==> inputs of run R <==
// SimulatedDevice
module SimulatedDevice(
    input[1:0] global_state,
    input sys_clk,
    input rx,
    output tx,
    input turn_left_signal,
    input turn_right_signal,
    input move_forward_signal,
    input move_backward_signal,
    input place_barrier_signal,
    input destroy_barrier_signal,
    input rst,
    input clutch,
    input throttle,
    input brake,
    input power_on,
    input power_off,
    output front_detector,
    output back_detector,
    output left_detector,
    output right_detector,
    output move_backward_light,
    output move_forward_light,
    output turn_left_light,
    output turn_right_light,
    output power_light,
    output reg [2:0] state_light,
    output reg [3:0] moving_light,
    output [7:0] seg1,
    output [7:0] seg2,
    output [7:0] an
    );
export LEC_CHECK = 0
export CAP_MARGIN = 35
export CORE_ASPECT_RATIO = 1.57
export CORE_MARGIN = 2
export CORE_UTILIZATION = 72
export CTS_CLUSTER_SIZE = 21
export HOLD_SLACK_MARGIN = 0.29
export PLACE_DENSITY_LB_ADDON = 0.14
export SLEW_MARGIN = 20
create_clock -name core_clock -period 18.5 [get_ports {sys_clk}]
run.sh (not shown) runs the stock make flow with config.mk's settings and CLKGATE_MAP_FILE=.
==> run H: changes against run R <==
==> flow/config.mk (replaced) <==
export PLATFORM = sky130hd
export DESIGN_NAME = SimulatedDevice
export DESIGN_NICKNAME = SimulatedDevice
export VERILOG_FILES = /design/flow/design.v
export SDC_FILE = /design/flow/constraint.sdc
export NUM_CORES = 4
export LEC_CHECK = 0
export ABC_AREA = 1
export CAP_MARGIN = 20
export CORE_MARGIN = 2
export CORE_UTILIZATION = 65
export SETUP_SLACK_MARGIN = -1.06
export SLEW_MARGIN = 20
==> flow/constraint.sdc (replaced) <==
create_clock -name core_clock -period 15.6 [get_ports {sys_clk}]
set_input_delay 3.1200 -clock core_clock [delete_from_list [all_inputs] [get_ports {sys_clk}]]
set_output_delay 3.1200 -clock core_clock [all_outputs]
set_load 0.01 [all_outputs]
==> run M: changes against run R <==
==> flow/config.mk (replaced) <==
export PLATFORM = sky130hd
export DESIGN_NAME = SimulatedDevice
export DESIGN_NICKNAME = SimulatedDevice
export VERILOG_FILES = /design/flow/design.v
export SDC_FILE = /design/flow/constraint.sdc
export NUM_CORES = 4
export LEC_CHECK = 0
export CAP_MARGIN = 20
export CORE_MARGIN = 2
export CORE_UTILIZATION = 18
export SLEW_MARGIN = 20
==> flow/constraint.sdc (replaced) <==
create_clock -name core_clock -period 39.5 [get_ports {sys_clk}]
set_input_delay 7.9000 -clock core_clock [delete_from_list [all_inputs] [get_ports {sys_clk}]]
set_output_delay 7.9000 -clock core_clock [all_outputs]
set_load 0.01 [all_outputs]
==> run E: changes against run R <==
==> flow/config.mk (replaced) <==
export PLATFORM = sky130hd
export DESIGN_NAME = SimulatedDevice
export DESIGN_NICKNAME = SimulatedDevice
export VERILOG_FILES = /design/flow/design.v
export SDC_FILE = /design/flow/constraint.sdc
export NUM_CORES = 4
export LEC_CHECK = 0
export CAP_MARGIN = 20
export CORE_MARGIN = 2
export CORE_UTILIZATION = 41
export SLEW_MARGIN = 20
==> flow/constraint.sdc (replaced) <==
create_clock -name core_clock -period 23.9 [get_ports {sys_clk}]
set_input_delay 4.7800 -clock core_clock [delete_from_list [all_inputs] [get_ports {sys_clk}]]
set_output_delay 4.7800 -clock core_clock [all_outputs]
set_load 0.01 [all_outputs]
==> notes <==
Run M completed with no timing, DRC or antenna violations. Run R ended with an error in global routing. Run H produced a layout that fails on negative setup slack. Run E finished clean.
In run M the cell count is larger than in run E, by 23%.
Clock skew, lowest first: run M, run H, run E.
Against run R, the synthesized area of run H is smaller by about 6%.
The highest die area belongs to run M, the lowest to run R.
In sequential cell count, run M and run H do not differ.
Against run E, the clock power of run H is higher by about 45%.
Critical path depth: run H > run M > run E.
Between run E and run M, the lower final area is in run E (gap about 2.3%, measured against run M).
==> figures <==
| quantity | run E | run H | run M | run R |
|---|---|---|---|---|
| Status | complete, no violations | finished with violations | complete, no violations | aborted with a tool error |
| Failing step | - | - | - | global routing |
| Violated checks | - | negative setup slack | - | - |
| Layout-to-synthesis area ratio | 1.112x | 1.188x | 1.138x | - |
| Post-DRT Antenna Nets | 0 | 0 | 0 | - |
| Clock buffers | 66 | 69 | 80 | - |
| Worst Skew | 0.0802 ns | 0.0403 ns | 0.0352 ns | - |
| Netlist Area Pre-Place | 34,600 um^2 | 32,500 um^2 | 34,600 um^2 | 34,600 um^2 |
| Total CTS buffers | 50 | 49 | 53 | 42 |
| Number of sequential cells in the layout | 465 | 465 | 465 | - |
| Routed WL | 81,600 um | 73,000 um | 83,500 um | - |
| Clk slew on worst S/H paths | 0.06 ns | 0.06 ns | 0.06 ns | - |
| Post-cts gate resize count | 0 | 10 | 0 | 171 |
| Relative contribution of combinational cells to total power | 2.5% | 3.6% | 2.5% | - |
| Type of the setup path with the least slack | input port to flop | input port to flop | input port to flop | - |
| Number of unique standard cell types used by synthesis | 151 | 80 | 151 | 151 |
| Area taken by flip-flops and latches | 9310 um^2 | 9310 um^2 | 9310 um^2 | - |
| Logic cell area | 24,200 um^2 | 20,000 um^2 | 23,900 um^2 | - |
| Crit. End Element | flop | flop | flop | - |

---

==> inputs of branch quartz <==
Starting RTL as in the previous note.
==> flow/config.mk <==
export PLATFORM = sky130hd
export DESIGN_NAME = SimulatedDevice
export DESIGN_NICKNAME = SimulatedDevice
export VERILOG_FILES = /design/flow/design.v
export SDC_FILE = /design/flow/constraint.sdc
export NUM_CORES = 4
export LEC_CHECK = 0
export ABC_AREA = 1
export CAP_MARGIN = 20
export CORE_ASPECT_RATIO = 1.55
export CORE_MARGIN = 2
export CORE_UTILIZATION = 56
export HOLD_SLACK_MARGIN = -0.07
export MIN_ROUTING_LAYER = met1
export PLACE_DENSITY_LB_ADDON = 0.16
export SETUP_SLACK_MARGIN = 5.0
export SLEW_MARGIN = 20
export TNS_END_PERCENT = 45
==> flow/constraint.sdc <==
create_clock -name core_clock -period 31.9 [get_ports {sys_clk}]
set_input_delay 6.3800 -clock core_clock [delete_from_list [all_inputs] [get_ports {sys_clk}]]
set_output_delay 6.3800 -clock core_clock [all_outputs]
set_load 0.01 [all_outputs]
==> branch xenon (differences from branch quartz) <==
CORE_ASPECT_RATIO = unset   (was 1.55)
CORE_UTILIZATION = 72   (was 56)
CTS_CLUSTER_DIAMETER = 233   (was unset)
CTS_CLUSTER_SIZE = 48   (was unset)
HOLD_SLACK_MARGIN = unset   (was -0.07)
MIN_ROUTING_LAYER = unset   (was met1)
SETUP_SLACK_MARGIN = 4.02   (was 5.0)
TNS_END_PERCENT = unset   (was 45)
==> flow/constraint.sdc (replaced) <==
create_clock -name core_clock -period 13.6 [get_ports {sys_clk}]
set_input_delay 2.7200 -clock core_clock [delete_from_list [all_inputs] [get_ports {sys_clk}]]
set_output_delay 2.7200 -clock core_clock [all_outputs]
set_load 0.01 [all_outputs]
==> impl_metrics.xml <==
<?xml version="1.0" encoding="UTF-8"?>
<metrics>
  <group name="global_routing">
    <metric name="grt.total_usage" unit="">0.916</metric>
    <metric name="groute.layer.met1.usage" unit="">0.874</metric>
    <metric name="gr-usage-met3" unit="">0.824</metric>
    <metric name="global_route.overflow_total" unit="">1294</metric>
    <metric name="globalRouteMet2Util" unit="">1.04</metric>
  </group>
  <group name="die">
    <metric name="die_width" unit="um">216</metric>
    <metric name="fp.coreArea" unit="um^2">44300</metric>
    <metric name="ioPinCount" unit="">57</metric>
    <metric name="die-area" unit="um^2">46800</metric>
    <metric name="placement_rows" unit="">77</metric>
    <metric name="die-height" unit="um">216</metric>
  </group>
  <group name="place">
    <metric name="globalplace.congestion" unit="">0.940</metric>
    <metric name="dp_worst_setup_slack" unit="ns">-2.66</metric>
    <metric name="detailed_place.area" unit="um^2">37300</metric>
    <metric name="hpwlAfterDp" unit="um">58000</metric>
  </group>
  <group name="clock_tree">
    <metric name="cts_resized" unit="">241</metric>
    <metric name="post_cts.repair.setup_buffers" unit="">108</metric>
  </group>
  <group name="outcome">
    <metric name="failing_step" unit="">global routing (5_1_grt)</metric>
    <metric name="toolErrorMsg" unit="">[ERROR GRT-0232] Routing congestion too high. Check the congestion heatmap in the GUI.</metric>
    <metric name="status" unit="">stopped before the end</metric>
  </group>
</metrics>
That was branch xenon.
==> impl_metrics.xml <==
<?xml version="1.0" encoding="UTF-8"?>
<metrics>
  <group name="outcome">
    <metric name="status" unit="">complete, no violations</metric>
  </group>
  <group name="global_routing">
    <metric name="groute.layer.met1.usage" unit="">0.252</metric>
    <metric name="gr-usage-met3" unit="">0.0215</metric>
    <metric name="grt.total_usage" unit="">0.233</metric>
    <metric name="global_route.overflow_total" unit="">0</metric>
    <metric name="globalRouteMet2Util" unit="">0.464</metric>
  </group>
  <group name="place">
    <metric name="detailed_place.area" unit="um^2">33600</metric>
    <metric name="hpwlAfterDp" unit="um">53600</metric>
    <metric name="dp_worst_setup_slack" unit="ns">8.66</metric>
    <metric name="globalplace.congestion" unit="">0.899</metric>
  </group>
  <group name="die">
    <metric name="die_width" unit="um">197</metric>
    <metric name="fp.coreArea" unit="um^2">57100</metric>
    <metric name="die-height" unit="um">304</metric>
    <metric name="placement_rows" unit="">109</metric>
    <metric name="die-area" unit="um^2">60000</metric>
    <metric name="ioPinCount" unit="">57</metric>
  </group>
  <group name="final_timing">
    <metric name="clock_skews" unit="ns">0.0265</metric>
  </group>
  <group name="clock_tree">
    <metric name="cts_resized" unit="">0</metric>
  </group>
</metrics>
That was branch quartz.

---

==> run a: inputs <==
Starting RTL as in the previous note.
clock: 13.8 ns
lec_check: 0
abc_area: 1
cap_margin: 5
core_margin: 2
core_utilization: 72
cts_cluster_diameter: 290
cts_cluster_size: 37
place_density_lb_addon: 0.16
setup_slack_margin: 4.1
slew_margin: 20
==> run b (differences from run a) <==
==> flow/config.mk (replaced) <==
export PLATFORM = sky130hd
export DESIGN_NAME = SimulatedDevice
export DESIGN_NICKNAME = SimulatedDevice
export VERILOG_FILES = /design/flow/design.v
export SDC_FILE = /design/flow/constraint.sdc
export NUM_CORES = 4
export LEC_CHECK = 0
export ABC_AREA = 1
export CAP_MARGIN = 20
export CORE_ASPECT_RATIO = 1.57
export CORE_MARGIN = 4
export CORE_UTILIZATION = 41
export SLEW_MARGIN = 20
export TNS_END_PERCENT = 10
==> flow/constraint.sdc (replaced) <==
create_clock -name core_clock -period 22.6 [get_ports {sys_clk}]
set_input_delay 4.5200 -clock core_clock [delete_from_list [all_inputs] [get_ports {sys_clk}]]
set_output_delay 4.5200 -clock core_clock [all_outputs]
set_load 0.01 [all_outputs]
==> flow_results.xml <==
<?xml version="1.0" encoding="UTF-8"?>
<metrics>
  <group name="grt">
    <metric name="globalRouteMet3Util" unit="">0.01785</metric>
    <metric name="globalRouteMet1Util" unit="">0.1949</metric>
  </group>
  <group name="outcome">
    <metric name="status" unit="">finished clean</metric>
  </group>
  <group name="die">
    <metric name="dieWidth" unit="um">232.6</metric>
    <metric name="floorplan.die.height" unit="um">360.6</metric>
  </group>
  <group name="clock_tree">
    <metric name="postCtsSetupBuffers" unit="">0</metric>
  </group>
  <group name="place">
    <metric name="dp_hpwl" unit="mm">56.62</metric>
    <metric name="place_area" unit="sq mm">0.03403</metric>
    <metric name="gp_congestion" unit="">0.8432</metric>
  </group>
</metrics>
The numbers above come from run b.

==> flow_results.xml <==
<?xml version="1.0" encoding="UTF-8"?>
<metrics>
  <group name="outcome">
    <metric name="status" unit="">stopped before the end</metric>
    <metric name="outcome.stop_stage" unit="">5_1_grt</metric>
    <metric name="error_line" unit="">[ERROR GRT-0232] Routing congestion too high. Check the congestion heatmap in the GUI.</metric>
  </group>
  <group name="place">
    <metric name="place_area" unit="sq mm">0.03725</metric>
    <metric name="gp_congestion" unit="">0.9320</metric>
    <metric name="dp_hpwl" unit="mm">58.28</metric>
  </group>
  <group name="die">
    <metric name="floorplan.die.height" unit="um">216.3</metric>
  </group>
  <group name="grt">
    <metric name="globalRouteMet1Util" unit="">0.9278</metric>
  </group>
</metrics>
The numbers above come from run a.

No activity file was given, so power comes from the tool's default toggle rates.
